## alu
module alu(input read,write,dig1,dig2,dig3,dig4,rst,clk,rev,exec,sign, output o1,o2,o3,o4, output [0:6] bcd);
localparam RESET=4'd0;
localparam IDLE=4'd1;
localparam ADDRESS=4'd2;
localparam DISPLAY=4'd3;
localparam WRITE=4'd4;
localparam EXECUTE=4'd5;
localparam DEBOUNCER_CONSTANT=32'b0111_1111_1111_1111_1111_1111_1111_1111;
localparam DEBOUNCER_CLOCK=10;
localparam OPERATOR=4'd1;
localparam OPERAND1=4'd2;
localparam OPERAND2=4'd3;
localparam ADD=4'd0;
localparam SUB=4'd1;
localparam MUL=4'd2;
localparam DIV=4'd3;
reg [3:0] state, location_state;  
reg [3:0] location_state_q;
reg [3:0] di1,di2,di3,di4,di5,add1,add2,add4;  
reg [3:0] di1_q,di2_q,di3_q,di4_q,di5_q,add1_q,add2_q,add4_q;
reg [6:0] b1,b2,b3,b4;  
reg [6:0] b1_q,b2_q,b3_q,b4_q;
reg [63:0] main_count; 
reg [63:0] main_count_q;
reg [31:0] debouncer4,debouncer3,debouncer2,debouncer1;  
reg [31:0] debouncer4_q,debouncer3_q,debouncer2_q,debouncer1_q;
reg [7:0] value, address;  
reg [7:0] value_q, address_q;
reg [31:0] temp_register;  
reg [31:0] temp_register_q;
reg mem_we;  
reg [31:0] mem_wdata;  
reg [31:0] memory[0:31];  
reg [7:0] temp_value,temp_display1,temp_display2;  
reg idle,address_read,mul_en;  
reg address_read_q,mul_en_q;
reg sign_1, sign_2; 
reg sign_1_q, sign_2_q;
wire temp_c_sub,temp_c_add;  
wire [7:0] add_output,sub_output;  
wire [15:0] mul_output, div_output;
function [6:0] bcd_number;  
	input reg [3:0] d;
	case (d)
  ...
==> flow/config.mk <==
export PLATFORM = sky130hd
export DESIGN_NAME = alu
export DESIGN_NICKNAME = alu
export VERILOG_FILES = /design/flow/design.v
export SDC_FILE = /design/flow/constraint.sdc
export NUM_CORES = 4
export LEC_CHECK = 0
export CAP_MARGIN = 5
export CORE_ASPECT_RATIO = 1.15
export CORE_MARGIN = 2
export CORE_UTILIZATION = 45
export CTS_CLUSTER_SIZE = 64
export MAX_ROUTING_LAYER = met4
export MIN_ROUTING_LAYER = met1
export PLACE_DENSITY_LB_ADDON = 0.16
export SLEW_MARGIN = 20
export TNS_END_PERCENT = 55
==> flow/constraint.sdc <==
create_clock -name core_clock -period 4.49 [get_ports {clk}]
set_input_delay 0.8980 -clock core_clock [delete_from_list [all_inputs] [get_ports {clk}]]
set_output_delay 0.8980 -clock core_clock [all_outputs]
set_load 0.01 [all_outputs]
run.sh (not shown) runs the stock make flow with config.mk's settings and CLKGATE_MAP_FILE=.
The first run finished but fails on setup timing.
Edit:
==> flow/config.mk (replaced) <==
export PLATFORM = sky130hd
export DESIGN_NAME = alu
export DESIGN_NICKNAME = alu
export VERILOG_FILES = /design/flow/design.v
export SDC_FILE = /design/flow/constraint.sdc
export NUM_CORES = 4
export LEC_CHECK = 0
export CAP_MARGIN = 20
export CORE_MARGIN = 2
export CORE_UTILIZATION = 64
export SETUP_SLACK_MARGIN = 1.06
export SLEW_MARGIN = 20
==> flow/constraint.sdc (replaced) <==
create_clock -name core_clock -period 6.88 [get_ports {clk}]
set_input_delay 1.3760 -clock core_clock [delete_from_list [all_inputs] [get_ports {clk}]]
set_output_delay 1.3760 -clock core_clock [all_outputs]
set_load 0.01 [all_outputs]
=> Now the flow ran to the end with no violations. Global-route usage grows by 10 points. Design area shrinks by 11%. Clock-buffer cell count grows by 2. Synthesized area is unchanged.
Edit:
--- a/flow/config.mk
+++ b/flow/config.mk
@@ -9,4 +9,3 @@
 export CORE_MARGIN = 2
-export CORE_UTILIZATION = 64
-export SETUP_SLACK_MARGIN = 1.06
+export CORE_UTILIZATION = 45
 export SLEW_MARGIN = 20
==> flow/constraint.sdc (replaced) <==
create_clock -name core_clock -period 8.04 [get_ports {clk}]
set_input_delay 1.6080 -clock core_clock [delete_from_list [all_inputs] [get_ports {clk}]]
set_output_delay 1.6080 -clock core_clock [all_outputs]
set_load 0.01 [all_outputs]
The changed run went through all stages and came out clean.
Register-to-register slack is worse by 0.08 ns.
Core utilization came out lower by 21 points.
Maximum frequency decreases by 16%.
Edit:
--- a/flow/config.mk
+++ b/flow/config.mk
@@ -7,5 +7,8 @@
 export LEC_CHECK = 0
-export CAP_MARGIN = 20
+export CAP_MARGIN = 5
 export CORE_MARGIN = 2
 export CORE_UTILIZATION = 45
+export CTS_CLUSTER_SIZE = 64
+export MAX_ROUTING_LAYER = met4
+export MIN_ROUTING_LAYER = met1
 export SLEW_MARGIN = 20
==> flow/constraint.sdc (replaced) <==
create_clock -name core_clock -period 4.49 [get_ports {clk}]
set_input_delay 0.8980 -clock core_clock [delete_from_list [all_inputs] [get_ports {clk}]]
set_output_delay 0.8980 -clock core_clock [all_outputs]
set_load 0.01 [all_outputs]
Result: Now the flow completed, yet does not pass: setup timing; setup slack is worse by 2.3 ns; worst hold slack hardly moves; utilization went up by 5.6 points; via count rises by 6.3%.

alu again, from the RTL that the note above started with.
// alu
module alu(input read,write,dig1,dig2,dig3,dig4,rst,clk,rev,exec,sign, output o1,o2,o3,o4, output [0:6] bcd);
localparam RESET=4'd0;
localparam IDLE=4'd1;
localparam ADDRESS=4'd2;
localparam DISPLAY=4'd3;
localparam WRITE=4'd4;
localparam EXECUTE=4'd5;
localparam DEBOUNCER_CONSTANT=32'b0111_1111_1111_1111_1111_1111_1111_1111;
localparam DEBOUNCER_CLOCK=10;
localparam OPERATOR=4'd1;
localparam OPERAND1=4'd2;
localparam OPERAND2=4'd3;
localparam ADD=4'd0;
localparam SUB=4'd1;
localparam MUL=4'd2;
localparam DIV=4'd3;
reg [3:0] state, location_state;  
reg [3:0] location_state_q;
reg [3:0] di1,di2,di3,di4,di5,add1,add2,add4;  
reg [3:0] di1_q,di2_q,di3_q,di4_q,di5_q,add1_q,add2_q,add4_q;
reg [6:0] b1,b2,b3,b4;  
reg [6:0] b1_q,b2_q,b3_q,b4_q;
reg [63:0] main_count; 
reg [63:0] main_count_q;
reg [31:0] debouncer4,debouncer3,debouncer2,debouncer1;  
reg [31:0] debouncer4_q,debouncer3_q,debouncer2_q,debouncer1_q;
reg [7:0] value, address;  
reg [7:0] value_q, address_q;
reg [31:0] temp_register;  
reg [31:0] temp_register_q;
reg mem_we;  
reg [31:0] mem_wdata;  
reg [31:0] memory[0:31];  
reg [7:0] temp_value,temp_display1,temp_display2;  
reg idle,address_read,mul_en;  
reg address_read_q,mul_en_q;
reg sign_1, sign_2; 
reg sign_1_q, sign_2_q;
wire temp_c_sub,temp_c_add;  
wire [7:0] add_output,sub_output;  
wire [15:0] mul_output, div_output;
function [6:0] bcd_number;  
	input reg [3:0] d;
	case (d)
		4'd0:bcd_number=7'b0000001;
		4'd1:bcd_number=7'b1001111;
		4'd2:bcd_number=7'b0010010;
		4'd3:bcd_number=7'b0000110;
		4'd4:bcd_number=7'b1001100;
		4'd5:bcd_number=7'b0100100;
		4'd6:bcd_number=7'b0100000;
		4'd7:bcd_number=7'b0001111;
		4'd8:bcd_number=7'b0000000;
		4'd9:bcd_number=7'b0001100;
		4'd10:bcd_number=7'b0001000;
  ...
Settings: LEC_CHECK=0, CAP_MARGIN=20, CORE_MARGIN=2, CORE_UTILIZATION=66, SLEW_MARGIN=20; clock period 4.94 ns.
The starting point completed and failed the layout checks on setup timing.
==> next run, changes <==
--- a/flow/config.mk
+++ b/flow/config.mk
@@ -7,0 +8 @@
+export ABC_AREA = 0
@@ -10 +11,4 @@
-export CORE_UTILIZATION = 66
+export CORE_UTILIZATION = 72
+export CTS_CLUSTER_SIZE = 24
+export PLACE_DENSITY_LB_ADDON = 0.0
+export SETUP_SLACK_MARGIN = 1.45
==> flow/constraint.sdc (replaced) <==
create_clock -name core_clock -period 5.0 [get_ports {clk}]
set_input_delay 1.0000 -clock core_clock [delete_from_list [all_inputs] [get_ports {clk}]]
set_output_delay 1.0000 -clock core_clock [all_outputs]
set_load 0.01 [all_outputs]
What happened: Now the flow stopped in global routing (5_1_grt), error ODB-0269. Synthesized area stays the same. Die size falls by 8.2%. Synthesized cell count is unchanged.
==> next run, changes <==
--- a/flow/config.mk
+++ b/flow/config.mk
@@ -8 +7,0 @@
-export ABC_AREA = 0
@@ -11,4 +10 @@
-export CORE_UTILIZATION = 72
-export CTS_CLUSTER_SIZE = 24
-export PLACE_DENSITY_LB_ADDON = 0.0
-export SETUP_SLACK_MARGIN = 1.45
+export CORE_UTILIZATION = 35
==> flow/constraint.sdc (replaced) <==
create_clock -name core_clock -period 10.5 [get_ports {clk}]
set_input_delay 2.1000 -clock core_clock [delete_from_list [all_inputs] [get_ports {clk}]]
set_output_delay 2.1000 -clock core_clock [all_outputs]
set_load 0.01 [all_outputs]
What happened: The new run completed without violations; area after synthesis stays the same; synthesized cell count does not change; die size increases by about 100%.
==> next run, changes <==
--- a/flow/config.mk
+++ b/flow/config.mk
@@ -10 +10,3 @@
-export CORE_UTILIZATION = 35
+export CORE_UTILIZATION = 40
+export GPL_ROUTABILITY_DRIVEN = 0
+export GPL_TIMING_DRIVEN = 0
==> flow/constraint.sdc (replaced) <==
create_clock -name core_clock -period 10.0 [get_ports {clk}]
set_input_delay 2.0000 -clock core_clock [delete_from_list [all_inputs] [get_ports {clk}]]
set_output_delay 2.0000 -clock core_clock [all_outputs]
set_load 0.01 [all_outputs]
Synthesized area does not change.
Design area goes up by 2.2%.
Maximum frequency goes up by 2.6%.
Power goes up by 5.7%.
Die size goes down by 12%.
Utilization goes up by 6.7 points.
Count of clock-buffer cells in the layout goes up by 9.
Worst hold slack gains 0.0037 ns.
Via count goes up by 3.8%.
Setup slack loses 0.29 ns.
==> next run, changes <==
--- a/flow/config.mk
+++ b/flow/config.mk
@@ -10,3 +10 @@
-export CORE_UTILIZATION = 40
-export GPL_ROUTABILITY_DRIVEN = 0
-export GPL_TIMING_DRIVEN = 0
+export CORE_UTILIZATION = 72
==> flow/constraint.sdc (replaced) <==
create_clock -name core_clock -period 4.48 [get_ports {clk}]
set_input_delay 0.8960 -clock core_clock [delete_from_list [all_inputs] [get_ports {clk}]]
set_output_delay 0.8960 -clock core_clock [all_outputs]
set_load 0.01 [all_outputs]
After rerunning: This time the run never finished: it broke off in global routing (5_1_grt); synthesized area stays the same; die size fell by well over a third; synthesized cell count does not change.
==> next run, changes <==
--- a/flow/config.mk
+++ b/flow/config.mk
@@ -7,0 +8 @@
+export ABC_AREA = 1
@@ -10,0 +12 @@
+export CTS_CLUSTER_SIZE = 24
==> flow/constraint.sdc (replaced) <==
create_clock -name core_clock -period 5.0 [get_ports {clk}]
set_input_delay 1.0000 -clock core_clock [delete_from_list [all_inputs] [get_ports {clk}]]
set_output_delay 1.0000 -clock core_clock [all_outputs]
set_load 0.01 [all_outputs]
Outcome: The new run finished with setup timing left; synthesized cell count increases by 40%; die area increases by 1.4%; area after synthesis increases by 1.4%.
Power figures rest on the tool's default switching activity, not on a simulated workload.
